## exp/ember
## atomik_top_parallel
module atomik_top_parallel #(
    parameter integer SYS_CLK_HZ = 94_500_000,
    parameter integer BAUD_RATE  = 115200,
    parameter integer N_BANKS    = 4
)(
    input  wire       sys_clk,
    input  wire       sys_rst_n,
    input  wire       uart_rx,
    output wire       uart_tx,
    output wire [5:0] led
);
For scale: roughly 4,600 cells after synthesis, roughly 740 flip-flops, about 10 I/O pins, ~37,000 um^2 of cells after synthesis.
export LEC_CHECK = 0
export ABC_AREA = 1
export CAP_MARGIN = 15
export CORE_MARGIN = 2
export CORE_UTILIZATION = 72
export CTS_CLUSTER_SIZE = 97
export HOLD_SLACK_MARGIN = 0.29
export PLACE_DENSITY = 0.35
export SETUP_SLACK_MARGIN = 0.78
export SLEW_MARGIN = 20
create_clock -name core_clock -period 3.27 [get_ports {sys_clk}]
run.sh (not shown) runs the stock make flow with config.mk's settings and CLKGATE_MAP_FILE=.
Edits applied to the flow inputs when going from exp/ember to exp/tundra:
--- a/flow/config.mk
+++ b/flow/config.mk
@@ -8,9 +8,11 @@
 export ABC_AREA = 1
-export CAP_MARGIN = 15
+export CAP_MARGIN = 0
+export CELL_PAD_IN_SITES_DETAIL_PLACEMENT = 0
 export CORE_MARGIN = 2
 export CORE_UTILIZATION = 72
-export CTS_CLUSTER_SIZE = 97
-export HOLD_SLACK_MARGIN = 0.29
-export PLACE_DENSITY = 0.35
-export SETUP_SLACK_MARGIN = 0.78
+export CTS_CLUSTER_DIAMETER = 27
+export CTS_CLUSTER_SIZE = 29
+export GPL_ROUTABILITY_DRIVEN = 1
+export PLACE_DENSITY_LB_ADDON = 0.2
+export SETUP_SLACK_MARGIN = 0.77
 export SLEW_MARGIN = 20
==> flow/constraint.sdc <==
create_clock -name core_clock -period 3.19 [get_ports {sys_clk}]
set_input_delay 0.6380 -clock core_clock [delete_from_list [all_inputs] [get_ports {sys_clk}]]
set_output_delay 0.6380 -clock core_clock [all_outputs]
set_load 0.01 [all_outputs]
Notes after the runs:
Although exp/tundra finished all stages, its layout failed final checks on negative setup slack. Taking exp/ember as the reference point, the cell internal power dissipation of exp/tundra rises by 0.0062 W. The lower wire length on met1 of exp/ember and exp/tundra is in exp/ember. exp/ember → exp/tundra: number of DRC violations after detailed routing held, worst path setup slack after routing shrank by 0.32 ns. Max final cell count across exp/ember and exp/tundra: exp/tundra. exp/tundra vs exp/ember — utilization rose 6.6 points. Run comparison: exp/tundra type of the most critical hold path input port to flip-flop; exp/ember type of the most critical hold path flip-flop to flip-flop. Between exp/ember and exp/tundra, the power consumption is higher for exp/tundra. Comparing exp/tundra against exp/ember, there is no change at all in total of flip-flops plus latches after synthesis.
Edits applied to the flow inputs when going from exp/tundra to exp/onyx:
--- a/flow/config.mk
+++ b/flow/config.mk
@@ -7,12 +7,10 @@
 export LEC_CHECK = 0
-export ABC_AREA = 1
-export CAP_MARGIN = 0
+export CAP_MARGIN = 35
 export CELL_PAD_IN_SITES_DETAIL_PLACEMENT = 0
 export CORE_MARGIN = 2
-export CORE_UTILIZATION = 72
-export CTS_CLUSTER_DIAMETER = 27
+export CORE_UTILIZATION = 61
+export CTS_CLUSTER_DIAMETER = 266
 export CTS_CLUSTER_SIZE = 29
 export GPL_ROUTABILITY_DRIVEN = 1
-export PLACE_DENSITY_LB_ADDON = 0.2
-export SETUP_SLACK_MARGIN = 0.77
+export SETUP_SLACK_MARGIN = -0.38
 export SLEW_MARGIN = 20
==> flow/constraint.sdc <==
create_clock -name core_clock -period 5.84 [get_ports {sys_clk}]
set_input_delay 1.1680 -clock core_clock [delete_from_list [all_inputs] [get_ports {sys_clk}]]
set_output_delay 1.1680 -clock core_clock [all_outputs]
set_load 0.01 [all_outputs]
## What came out
exp/onyx went all the way through the flow, and no timing, DRC or antenna check failed.
exp/tundra finished all stages; layout check result: FAIL, due to negative setup slack.
[diff] cell leakage power, exp/onyx relative to exp/tundra: improvement
Re clock distribution area overhead in the final layout: exp/onyx is 10 points down on exp/tundra.
exp/onyx vs. exp/tundra: count of clock-buffer cells in the layout has decreased, number of fillers in the final layout has increased.
The run showing the greater fraction of the mapped netlist area in compound gates is exp/onyx.
Diff exp/tundra -> exp/onyx: largest vdd supply drop went down; amount of wire on met2 after detailed routing went down; growth of design area from synthesis to finish went down; deepest level of the CTS H-tree went down.
On exp/onyx: clock group share of total power is 32 points lower than what exp/tundra gave.
Min multi-input logic area across exp/tundra and exp/onyx: exp/onyx

---

## ember
Starting RTL as in the previous note.
export LEC_CHECK = 0
export CAP_MARGIN = 0
export CELL_PAD_IN_SITES_DETAIL_PLACEMENT = 2
export CELL_PAD_IN_SITES_GLOBAL_PLACEMENT = 1
export CORE_MARGIN = 2
export CORE_UTILIZATION = 19
export CTS_CLUSTER_DIAMETER = 121
export GPL_ROUTABILITY_DRIVEN = 1
export GPL_TIMING_DRIVEN = 0
export HOLD_SLACK_MARGIN = -0.04
export MAX_ROUTING_LAYER = met4
export MIN_ROUTING_LAYER = met2
export PLACE_DENSITY_LB_ADDON = 0.27
export SLEW_MARGIN = 20
export TNS_END_PERCENT = 65
create_clock -name core_clock -period 4.53 [get_ports {sys_clk}]
ember finished end to end and its layout was clean on timing, DRC and antenna.
Setup changes, ember to quartz
- a deleted HOLD_SLACK_MARGIN that had been -0.04
- a deleted CELL_PAD_IN_SITES_GLOBAL_PLACEMENT that had been 1
- a change of CORE_UTILIZATION from 19 to 70
- a deleted GPL_TIMING_DRIVEN that had been 0
- a deleted GPL_ROUTABILITY_DRIVEN that had been 1
- a deleted TNS_END_PERCENT that had been 65
- a change of CAP_MARGIN from 0 to 20
- an added SETUP_SLACK_MARGIN of 0.8
- a deleted MAX_ROUTING_LAYER that had been met4
- a deleted CTS_CLUSTER_DIAMETER that had been 121
- a deleted CELL_PAD_IN_SITES_DETAIL_PLACEMENT that had been 2
- a deleted MIN_ROUTING_LAYER that had been met2
- a deleted PLACE_DENSITY_LB_ADDON that had been 0.27
- a change of the clock period (ns, I/O delays scaled along) from 4.53 to 3.17
## What came out
- quartz finished all stages; layout check result: FAIL, due to negative setup slack.
- Register-to-register setup slack down 160 ps in quartz wrt ember
- In the reports for quartz and ember, the smaller longest individual stage delay on the worst path belongs to quartz.
- Delta (quartz minus ember): standard cell core area shrank by about 70%; initial core utilization went up 52 points; area growth from synthesis to layout fell by 7.5 points; peak ir drop on the vdd network now sits higher; number of cells on the critical path has increased.
- Summary of quartz over ember: worst clock skew on the final layout decreased by 11 ps relative to the old numbers; worst endpoint data arrival time decreased by 870 ps relative to the old numbers; summed negative setup slack over all endpoints decreased by 170 ps relative to the old numbers; least setup slack across all paths after layout decreased by 220 ps relative to the old numbers.
Modified inputs, delta compared to quartz
- CTS_CLUSTER_SIZE: unset -> 29
- GPL_ROUTABILITY_DRIVEN: unset -> 1
- CELL_PAD_IN_SITES_DETAIL_PLACEMENT: unset -> 0
- CORE_UTILIZATION: 70 -> 50
- CTS_CLUSTER_DIAMETER: unset -> 33
- SETUP_SLACK_MARGIN: 0.8 -> 0.77
- the clock period (ns, I/O delays scaled along): 3.17 -> 5.81
[summary]
Summary: with quartz as the reference, sum of met3 wire segment lengths after detailed routing in delta moved down by more than a quarter. Count of clock-buffer cells in the layout: delta vs quartz up about 50%. Max final period utilization across quartz and delta: quartz. Every stage of the flow completed for delta, and the final layout passed the timing, design-rule and antenna checks.

---

atomik_top_parallel again, from the RTL that the note above started with.
export LEC_CHECK = 0
export CAP_MARGIN = 20
export CORE_MARGIN = 2
export CORE_UTILIZATION = 40
export PLACE_DENSITY = 0.6
export SLEW_MARGIN = 20
create_clock -name core_clock -period 4.36 [get_ports {sys_clk}]
Next try:
CORE_UTILIZATION = 64   (was 40)
PLACE_DENSITY = unset   (was 0.6)
clock period = 5.12 ns   (was 4.36 ns; I/O delays follow)
The changed run ran to the end with no violations.
Routed wire length came out higher by 0.73%.
Non-clock buffer count goes down by 1.
Area after synthesis is unchanged.
Core utilization climbs by 26 points.
Global-route usage rose by 13 points.
Final area came out lower by about 1.5%.
First-iteration DRC count climbs by about 27%.
Worst setup slack improved by 0.27 ns.
Power came out lower by about 15%.
Hold slack got worse by 0.016 ns.
Via count grows by 4.2%.
Next try:
ABC_AREA = 1   (was unset)
CORE_UTILIZATION = 72   (was 64)
CTS_CLUSTER_SIZE = 80   (was unset)
SETUP_SLACK_MARGIN = 0.8   (was unset)
clock period = 3.17 ns   (was 5.12 ns; I/O delays follow)
Result:
- via count rises by a quarter to a third
- count of clock-buffer cells in the layout increases by 13
- wire length went up by a few percent
- synthesized area rose by a little under a tenth
- worst setup slack loses 0.22 ns
- final area came out higher by roughly a tenth
- clock skew is about the same
Next try:
CTS_CLUSTER_DIAMETER = 29   (was unset)
PLACE_DENSITY = 0.36   (was unset)
Via count climbs by a few percent.
Synthesized cell count stays the same.
Core utilization increases by 5.4 points.
Hold slack improved by 0.013 ns.
Register-to-register slack is worse by 0.17 ns.
Setup slack is worse by 0.078 ns.
Flip-flop count is unchanged.
Synthesized area is unchanged.
Next try:
CAP_MARGIN = 0   (was 20)
CELL_PAD_IN_SITES_DETAIL_PLACEMENT = 0   (was unset)
CORE_ASPECT_RATIO = 0.88   (was unset)
CTS_CLUSTER_DIAMETER = 27   (was 29)
CTS_CLUSTER_SIZE = 29   (was 80)
GPL_ROUTABILITY_DRIVEN = 1   (was unset)
PLACE_DENSITY = unset   (was 0.36)
PLACE_DENSITY_LB_ADDON = 0.2   (was unset)
SETUP_SLACK_MARGIN = 0.77   (was 0.8)
SLEW_MARGIN = 40   (was 20)
What happened: With this change the flow finished but fails on negative setup slack. Setup slack degrades by 0.25 ns. Wire length climbs by 7.4%. Sequential share of layout area drops by 0.18 points. Cell count stays flat.

---

Setup of run A:
Starting RTL as in the previous note.
Settings: LEC_CHECK=0, CAP_MARGIN=40, CELL_PAD_IN_SITES_DETAIL_PLACEMENT=2, CORE_MARGIN=2, CORE_UTILIZATION=32, GPL_TIMING_DRIVEN=0, MAX_ROUTING_LAYER=met4, PLACE_DENSITY=0.6, SETUP_SLACK_MARGIN=-0.21, SLEW_MARGIN=20; clock period 10.2 ns.
Run A: all stages complete, timing, DRC and antenna checks passed
Here is what was changed in the inputs of run B compared with run A.
# run A
export LEC_CHECK = 0
export CAP_MARGIN = 40
export CELL_PAD_IN_SITES_DETAIL_PLACEMENT = 2
export CORE_MARGIN = 2
export CORE_UTILIZATION = 32
export GPL_TIMING_DRIVEN = 0
export MAX_ROUTING_LAYER = met4
export PLACE_DENSITY = 0.6
export SETUP_SLACK_MARGIN = -0.21
export SLEW_MARGIN = 20
create_clock -name core_clock -period 10.2 [get_ports {sys_clk}]
# run B
export LEC_CHECK = 0
export CAP_MARGIN = 20
export CORE_MARGIN = 2
export CORE_UTILIZATION = 40
export PLACE_DENSITY = 0.6
export SLEW_MARGIN = 20
create_clock -name core_clock -period 5.71 [get_ports {sys_clk}]
Results
Run B has completed all stages; timing, DRC and antenna checks passed. Per the comparison of run B with run A, vertical die dimension moved down; wire length went down 65,000 um; share of total power in combinational logic saw little to no change. Global-route usage in run B vs run A: down 8.4 points. On run B: wire length per cell after detailed routing is about 37% lower than what run A gave. Run B ended up with a lower cell area after placement than run A did. Looking at pre-CTS setup slack, run B sits 3.26 ns below run A. From run A to run B the numbers moved as follows: ratio of routed vias to standard cells lost 8.9%, tally of filler cells in the layout lost about 30%, number of iterations in the first detailed-routing pass picked up an extra 1, signed area change from the synthesized netlist to the final layout lost 3.9 points.
Input changes introduced in run C (baseline for comparison: run B):
# run B
export LEC_CHECK = 0
export CAP_MARGIN = 20
export CORE_MARGIN = 2
export CORE_UTILIZATION = 40
export PLACE_DENSITY = 0.6
export SLEW_MARGIN = 20
create_clock -name core_clock -period 5.71 [get_ports {sys_clk}]
# run C
export LEC_CHECK = 0
export ABC_AREA = 1
export CAP_MARGIN = 20
export CORE_MARGIN = 2
export CORE_UTILIZATION = 72
export CTS_CLUSTER_SIZE = 80
export SETUP_SLACK_MARGIN = 0.82
export SLEW_MARGIN = 20
create_clock -name core_clock -period 3.17 [get_ports {sys_clk}]
## What came out
Run C: done, clean on timing, DRC and antenna. Power delta for run C relative to run B: about 70% higher. Density: run C denser than run B. Comparing run C and run B, the higher insertion delay of the later-clocked pin in the worst-skew pair was measured on run B.
No activity file was given, so power comes from the tool's default toggle rates.
